==> flow/design.v <==
module convolve #(parameter KERNEL_SIZE = 9,
                  parameter DATA_WIDTH  = 8,
                  parameter KDATA_WIDTH = 8,
                  parameter ACTIVATION  = "RELU")
(
   input  logic                   clk,
   input  logic                   rst,
   input  logic                   en_convolve,
   input  logic [0:KERNEL_SIZE-1] [DATA_WIDTH-1:0] image,
   input  logic [0:KERNEL_SIZE-1][KDATA_WIDTH-1:0] kernel,  
   output logic  [DATA_WIDTH-1:0] feature_map,
   output logic                   feature_out
);
function [DATA_WIDTH-1:0] activation;
   input [DATA_WIDTH+KDATA_WIDTH+$clog2(KERNEL_SIZE)-1:0] weighted_inputs;
   begin
      case(ACTIVATION)
         "RELU": begin
            if (weighted_inputs[DATA_WIDTH+KDATA_WIDTH+$clog2(KERNEL_SIZE)-1]) activation = 0;  
            else activation = weighted_inputs[DATA_WIDTH+KDATA_WIDTH-2-1:KDATA_WIDTH-2];      
         end
         "SIGNUM": begin
            if (weighted_inputs[DATA_WIDTH+KDATA_WIDTH+$clog2(KERNEL_SIZE)-1]) activation = 0;  
            else activation = {DATA_WIDTH{1'b1}};
         end
         default: activation = 'h0;
      endcase
   end
endfunction
function [KDATA_WIDTH-1:0] twos_compl;
   input [KDATA_WIDTH-1:0] kernel;
   twos_compl = (~kernel) + 1;
endfunction
logic en_convolve_q;
logic [0:KERNEL_SIZE-1][DATA_WIDTH+KDATA_WIDTH-1:0] feat_mult_c;
logic [0:KERNEL_SIZE-1][DATA_WIDTH+KDATA_WIDTH-1:0] feat_mult_q;
logic [DATA_WIDTH+KDATA_WIDTH+$clog2(KERNEL_SIZE)-1:0] feature_map_c;
logic [0:KERNEL_SIZE-1][KDATA_WIDTH-1:0] kernel_abs;
always_comb begin
   for (int i=0;i<KERNEL_SIZE; i=i+1) begin
      kernel_abs[i] = kernel[i][KDATA_WIDTH-1] ? twos_compl(kernel[i]) : kernel[i];  
   end
end
always_comb begin
   feat_mult_c = 'h0;
   for (int i=0; i<KERNEL_SIZE; i=i+1) begin
      feat_mult_c[i][DATA_WIDTH+KDATA_WIDTH-1]     = kernel[i][KDATA_WIDTH-1];                 
      feat_mult_c[i][DATA_WIDTH+KDATA_WIDTH-2:0]   = image[i]*kernel_abs[i][KDATA_WIDTH-2:0];  
   end
end
always_comb begin
   feature_map_c = 'h0;
   for (int i=0; i<KERNEL_SIZE; i=i+1) begin
      feature_map_c = feat_mult_q[i][DATA_WIDTH+KDATA_WIDTH-1] ? feature_map_c - feat_mult_q[i][DATA_WIDTH+KDATA_WIDTH-2:0]:  
                                                                 feature_map_c + feat_mult_q[i][DATA_WIDTH+KDATA_WIDTH-2:0];   
   end
end
always_ff@(posedge clk) begin
   en_convolve_q <= en_convolve;
end
always_ff@(posedge clk, negedge rst) begin
   if (~rst) begin
      feat_mult_q <= 'h0;
      feature_map <= 'h0;
      feature_out <= 1'b0;
   end
   else begin
      if (en_convolve) begin
         feat_mult_q <= feat_mult_c;
      end
      if (en_convolve_q) begin
         feature_map <= activation(feature_map_c);  
         feature_out <= 1'b1;
      end else begin
         feature_map <= 'h0;
         feature_out <= 1'b0;
      end
   end
end
endmodule
module conv_layer # (parameter KERNEL_SIZE = 3,
                     parameter IMGCOL      = 8,
                     parameter IMGROW      = 8,
                     parameter DATA_WIDTH  = 8,
                     parameter KDATA_WIDTH = 8,
                     parameter ACTIVATION  = "RELU")
(
   input  logic                   clk,
   input  logic                   rst,
   input  logic [0:IMGROW-1][0:IMGCOL-1][DATA_WIDTH-1:0]  image,
   input  logic [0:KERNEL_SIZE-1][0:KERNEL_SIZE-1][KDATA_WIDTH-1:0] kernel,   
   output logic [0:IMGROW-KERNEL_SIZE][0:IMGCOL-KERNEL_SIZE][DATA_WIDTH-1:0]  conv_out,
   output logic                   layer_done_out
);
localparam PAD_SIZE = (KERNEL_SIZE-1)/2;
logic [0:KERNEL_SIZE*KERNEL_SIZE-1][DATA_WIDTH-1:0]  img_window;
logic [0:KERNEL_SIZE*KERNEL_SIZE-1][KDATA_WIDTH-1:0] ker_window;
logic [$clog2(IMGCOL)-1:0] col;
logic [$clog2(IMGROW+1)-1:0] row;
logic [$clog2(IMGCOL-KERNEL_SIZE):0] out_col;
logic [$clog2(IMGROW-KERNEL_SIZE):0] out_row;
logic en_convolve, layer_conv_done, feature_out;
logic [DATA_WIDTH-1:0]  activated_feature;
always_ff@(posedge clk or negedge rst) begin
   if (~rst) begin
      row <= 'h0;
      col <= 'h0;
      layer_conv_done <= 1'b0;
   end
   else begin
      if (row == IMGROW) begin
         row <= 'h0;
         col <= 'h0;
         layer_conv_done <= 1'b1;
      end else if (col==IMGCOL-1) begin
         row <= row+'h1;
         col <= 'h0;
      end else begin
         col <= col+'h1;
         layer_conv_done <= 1'b0;
      end
   end
end
assign layer_done_out = layer_conv_done;
always_comb begin
   for (int i=0; i<KERNEL_SIZE; i=i+1) begin  
      for (int j=0; j<KERNEL_SIZE; j=j+1) begin   
         ker_window[i*KERNEL_SIZE+j] = kernel[i][j];
      end
   end
end
always_ff@(posedge clk or negedge rst) begin
   if (~rst) begin
      img_window  <= 'h0;
      en_convolve <= 1'b0;
   end else begin
      if (row>PAD_SIZE-1 && row<IMGROW-PAD_SIZE &&   
          col>PAD_SIZE-1 && col<IMGCOL-PAD_SIZE)    
      begin
         en_convolve <= 1'b1;
         for (int i=0; i<KERNEL_SIZE; i=i+1) begin  
            for (int j=0; j<KERNEL_SIZE; j=j+1) begin   
               img_window[i*KERNEL_SIZE+j] <= image[row-PAD_SIZE+i][col-PAD_SIZE+j];
            end
         end
      end else begin
         en_convolve <= 1'b0;
         img_window  <= 'h0;
      end
   end
end
convolve #(
   .KERNEL_SIZE (KERNEL_SIZE*KERNEL_SIZE),
   .DATA_WIDTH  (DATA_WIDTH),
   .KDATA_WIDTH (KDATA_WIDTH),
   .ACTIVATION  (ACTIVATION)
) u_convolve (
   .clk          (clk),
   .rst          (rst),
   .en_convolve  (en_convolve),
   .image        (img_window),
   .kernel       (ker_window),
   .feature_map  (activated_feature),
   .feature_out  (feature_out)
);
always_ff@(posedge clk or negedge rst) begin
   if (~rst) begin
      out_row <= 'h0;
      out_col <= 'h0;
   end
   else if (feature_out || layer_conv_done) begin
      if (out_row == IMGROW-KERNEL_SIZE+1 || layer_conv_done) begin
         out_row <= 'h0;
         out_col <= 'h0;
      end else if (out_col==IMGCOL-KERNEL_SIZE) begin
         out_row <= out_row+'h1;
         out_col <= 'h0;
      end else begin
         out_col <= out_col+'h1;
      end
   end
end
always_ff@(posedge clk or negedge rst) begin
   if (~rst) begin
      conv_out <= 'h0;
   end else if (out_row <= IMGROW-KERNEL_SIZE && out_col <= IMGCOL-KERNEL_SIZE) begin
      conv_out[out_row][out_col] <= activated_feature;
   end
end
endmodule
module conv_top (
   input  logic         clk,
   input  logic         rst,
   input  logic [511:0] image,
   input  logic [71:0]  kernel,
   output logic [287:0] conv_out,
   output logic         layer_done_out
);
logic [0:7][0:7][7:0] image_a;
logic [0:2][0:2][7:0] kernel_a;
logic [0:5][0:5][7:0] conv_out_a;
always_comb begin
   for (int r=0; r<8; r++)
      for (int c=0; c<8; c++)
         image_a[r][c] = image[(r*8+c)*8 +: 8];
   for (int i=0; i<3; i++)
      for (int j=0; j<3; j++)
         kernel_a[i][j] = kernel[(i*3+j)*8 +: 8];
   for (int r=0; r<6; r++)
      for (int c=0; c<6; c++)
         conv_out[(r*6+c)*8 +: 8] = conv_out_a[r][c];
end
conv_layer #(
   .KERNEL_SIZE (3),
   .IMGCOL      (8),
   .IMGROW      (8),
   .DATA_WIDTH  (8),
   .KDATA_WIDTH (8),
   .ACTIVATION  ("RELU")
) u_conv_layer (
   .clk            (clk),
   .rst            (rst),
   .image          (image_a),
   .kernel         (kernel_a),
   .conv_out       (conv_out_a),
   .layer_done_out (layer_done_out)
);
endmodule
Settings: LEC_CHECK=0, CAP_MARGIN=20, CORE_MARGIN=2, CORE_UTILIZATION=40, PLACE_DENSITY=0.6, SLEW_MARGIN=20; clock period 11.0 ns.
run.sh (not shown) runs the stock make flow with config.mk's settings and CLKGATE_MAP_FILE=.
Rerun with:
- CORE_UTILIZATION: 40 -> 58
- PLACE_DENSITY: 0.6 -> unset
- SETUP_SLACK_MARGIN: unset -> 0.33
- SLEW_MARGIN: 20 -> 35
- clock period: 11.0 -> 5.81 ns (I/O delays scaled with it)
Effect:
- The changed run finished with setup timing left
- cell area went up by roughly a tenth
- utilization went up by 31 points
- area after synthesis stays the same
Rerun with:
- CORE_ASPECT_RATIO: unset -> 1.87
- CORE_UTILIZATION: 58 -> 66
- CTS_CLUSTER_DIAMETER: unset -> 216
- CTS_CLUSTER_SIZE: unset -> 50
- HOLD_SLACK_MARGIN: unset -> 0.29
- MIN_ROUTING_LAYER: unset -> met2
- PLACE_DENSITY_LB_ADDON: unset -> 0.29
- SETUP_SLACK_MARGIN: 0.33 -> -0.79
- SLEW_MARGIN: 35 -> 20
- TNS_END_PERCENT: unset -> 25
- clock period: 5.81 -> 11.0 ns (I/O delays scaled with it)
=>
- With this change the flow never finished: it broke off in global routing
- area after synthesis stays the same
- synthesized cell count is unchanged
- die area decreases by roughly a tenth
Rerun with:
- CORE_ASPECT_RATIO: 1.87 -> unset
- CORE_UTILIZATION: 66 -> 58
- CTS_CLUSTER_DIAMETER: 216 -> unset
- CTS_CLUSTER_SIZE: 50 -> unset
- HOLD_SLACK_MARGIN: 0.29 -> unset
- MIN_ROUTING_LAYER: met2 -> unset
- PLACE_DENSITY_LB_ADDON: 0.29 -> unset
- SETUP_SLACK_MARGIN: -0.79 -> unset
- TNS_END_PERCENT: 25 -> unset
- clock period: 11.0 -> 5.8 ns (I/O delays scaled with it)
What happened: Now the flow finished but failed the layout checks on setup timing; synthesized cell count does not change; synthesized area stays the same; die size goes up by 13%.

* * *

== alpha ==
RTL: the design.v shown in full above, as it stands there.
clock: 10.4 ns
lec_check: 0
cap_margin: 20
core_margin: 2
core_utilization: 33
place_density: 0.6
slew_margin: 20
> inputs changed (alpha -> beta)
Settings: setting TNS_END_PERCENT to 5 for the first time; setting CTS_CLUSTER_DIAMETER to 230 for the first time; changing CORE_UTILIZATION from 33 to 72; removing PLACE_DENSITY (formerly 0.6); setting PLACE_DENSITY_LB_ADDON to 0.0 for the first time; setting SETUP_SLACK_MARGIN to 1.74 for the first time; setting MAX_ROUTING_LAYER to met4 for the first time; changing the clock period (ns, I/O delays scaled along) from 10.4 to 5.96.
==> results <==
- beta never completed, since it errored out during global routing (5_1_grt).
- In the reports for alpha and beta, the larger half-perimeter wire length after placement belongs to beta.
- beta vs alpha: number of buffers added for setup after CTS up in beta
- Re last weighted congestion value of the routability-driven placer: beta is 33% up on alpha.
- Relative to alpha, number of placed instances with taps included has decreased by about 8% in beta.
- Comparing alpha and beta, the higher number of placement rows is on alpha.
- Diff alpha -> beta: number of enable-type register cells in the synthesized netlist comparable; number of cells upsized or downsized after cts now larger.
## Diff of input files: gamma against beta
Settings: TNS_END_PERCENT: 5 -> unset; CORE_UTILIZATION: 72 -> 58; PLACE_DENSITY_LB_ADDON: 0.0 -> unset; SETUP_SLACK_MARGIN: 1.74 -> 1.0; MAX_ROUTING_LAYER: met4 -> unset; CTS_CLUSTER_DIAMETER: 230 -> unset; the clock period (ns, I/O delays scaled along): 5.96 -> 6.62.
==> comparison <==
- gamma completed end to end; final checks failed (setup timing).
- Max number of gates resized after cts across beta and gamma: beta
- In the flow results for beta and gamma, the final weighted congestion of routability-driven global placement is larger on beta.
- gamma against beta: number of placed instances with taps included closely matched the old numbers; multiplexer share of the synthesized area closely matched the old numbers.
- Taking gamma over beta, the core box area ratio works out to 1.2.
- Compared with beta, gamma shows floorplan die area that has gone up by more than 10%.
- Re post-placement cell area: beta and gamma aren't equal, and the lower value belongs to gamma.
Input changes introduced in delta (baseline for comparison: gamma):
Settings: SETUP_SLACK_MARGIN now 1.1, was 1.0; TNS_END_PERCENT now 5, previously not set; CORE_UTILIZATION now 57, was 58; MAX_ROUTING_LAYER now met5, previously not set; CORE_ASPECT_RATIO now 0.63, previously not set; CTS_CLUSTER_SIZE now 59, previously not set; GPL_ROUTABILITY_DRIVEN now 1, previously not set; CELL_PAD_IN_SITES_DETAIL_PLACEMENT now 0, previously not set; the clock period (ns, I/O delays scaled along) now 5.84, was 6.62.
==> comparison <==
- From delta to gamma, area share of and-or/or-and cells after synthesis did not move at all.
- In delta the implementation completed, yet the final layout does not meet the checks, the culprit being setup timing.
- In delta relative to gamma, cell area had gone up slightly.
- On met2 demand-to-capacity share in global routing: delta sits below gamma.
- delta against gamma: setup slack of the critical path after layout -1060 ps, post-layout instance count excluding filler cells has increased, worst hold slack went down by 4.8 ps, layout-stage area growth over the synthesis result shows an increase of 1.5 points.

* * *

RTL: the design.v shown in full above, as it stands there.
clock: 10.4 ns
lec_check: 0
cap_margin: 20
core_margin: 2
core_utilization: 40
place_density: 0.6
slew_margin: 20
Change:
- CORE_UTILIZATION: 40 -> 65
- CTS_CLUSTER_SIZE: not set -> 46
- clock period: 10.4 -> 8.97 ns (I/O delays scaled with it)
Outcome: The changed run completed and failed the layout checks on setup timing. Cell count goes down by 6.8%. Via count rose by 16%. Design area hardly moves. Routed wire length increases by 19%.

* * *

## lane 1
// conv_top: RTL as listed in full above, without the edits since
clock: 5.96 ns
lec_check: 0
cap_margin: 20
core_margin: 2
core_utilization: 72
cts_cluster_diameter: 230
cts_cluster_size: 100
max_routing_layer: met4
place_density: 0.35
setup_slack_margin: 1.74
slew_margin: 20
tns_end_percent: 5
The log for lane 1 ends in global routing with error GRT-0116, so the run never completed.
## Diff of input files: lane 2 against lane 1
Settings: a deleted CTS_CLUSTER_DIAMETER that had been 230; an added CORE_ASPECT_RATIO of 1.29; an added CELL_PAD_IN_SITES_DETAIL_PLACEMENT of 0; a change of CORE_UTILIZATION from 72 to 58; an added GPL_ROUTABILITY_DRIVEN of 1; a change of CTS_CLUSTER_SIZE from 100 to 59; a change of SETUP_SLACK_MARGIN from 1.74 to 0.27; a deleted PLACE_DENSITY that had been 0.35; a change of the clock period (ns, I/O delays scaled along) from 5.96 to 5.84.
Notes after the runs:
- The flow ran to completion for all of lane 1 and lane 2 but lane 1, which stopped partway.
- Comparing lane 2 against lane 1, there is no change at all in post-synthesis share of cell area spent on full adders, half adders and majority gates.
- Compared to lane 1, lane 2 has placed cell count about 4% higher.
- Number of rows created at floorplan: lane 1 and lane 2 compared, lower one is lane 1
- Delta (lane 2 minus lane 1): die boundary width lost about 1.9%, die height rose by 26%, number of setup buffers added after CTS moved down, cell area reported after detailed placement now larger.
- Summary of lane 2 over lane 1: area of the mapped netlist now sits at about the same level, number of buffers created by CTS now sits higher.
- Between lane 1 and lane 2, die area increased.
#### Input delta (lane 3 over lane 2)
Settings: a change of SETUP_SLACK_MARGIN from 0.27 to -0.52; a deleted CORE_ASPECT_RATIO that had been 1.29; a change of CTS_CLUSTER_SIZE from 59 to 97; an added PLACE_DENSITY of 0.38; a change of CAP_MARGIN from 20 to 5; a deleted MAX_ROUTING_LAYER that had been met4; a deleted GPL_ROUTABILITY_DRIVEN that had been 1; a deleted CELL_PAD_IN_SITES_DETAIL_PLACEMENT that had been 0; an added CTS_CLUSTER_DIAMETER of 363; a change of CORE_UTILIZATION from 58 to 72; a change of TNS_END_PERCENT from 5 to 10; a change of the clock period (ns, I/O delays scaled along) from 5.84 to 5.31.
Notes after the runs:
Compared with lane 2, in lane 3 clock sink count essentially unchanged; x dimension of the die increased 1.9%.
Lane 3 vs. lane 2: compound-gate portion of the synthesized area barely changed; area of the die dropped about 20%.
Comparing lane 2 against lane 3, there is no change at all in count of library flops with an enable pin.
Lane 3: aborted in global routing (tool error)
Going from lane 2 to lane 3, total of cells resized after clock tree synthesis down 93; number of H-tree levels saw a decrease; total core area -21000 µm².
Input changes introduced in lane 4 (baseline for comparison: lane 3):
Settings: a change of CAP_MARGIN from 5 to 20; a change of CTS_CLUSTER_SIZE from 97 to 59; an added MAX_ROUTING_LAYER of met4; a change of SETUP_SLACK_MARGIN from -0.52 to 0.27; an added GPL_ROUTABILITY_DRIVEN of 1; a deleted CTS_CLUSTER_DIAMETER that had been 363; an added CELL_PAD_IN_SITES_DETAIL_PLACEMENT of 0; a change of CORE_UTILIZATION from 72 to 70; an added CORE_ASPECT_RATIO of 1.29; a change of TNS_END_PERCENT from 10 to 85; a deleted PLACE_DENSITY that had been 0.38; a change of the clock period (ns, I/O delays scaled along) from 5.31 to 9.84.
Notes after the runs:
- Of lane 3 and lane 4, the run reporting the higher number of H-tree levels was lane 4.
- Lane 3 -> lane 4: number of clock sinks delta 0, exact match
- Against lane 3 as the reference, lane 4 delivers a higher chip height.
- Lane 4 never completed; the flow aborted with a tool error in global routing.
- Lane 3 never completed, since it errored out during global routing.
- In lane 4, number of instances in the placed design is lower than in lane 3.
- The weighted congestion at the end of routability-driven global placement of lane 4 is lower than that of lane 3.
- Delta (lane 4 minus lane 3): post-CTS setup repair buffer count moved down, die area moved up.
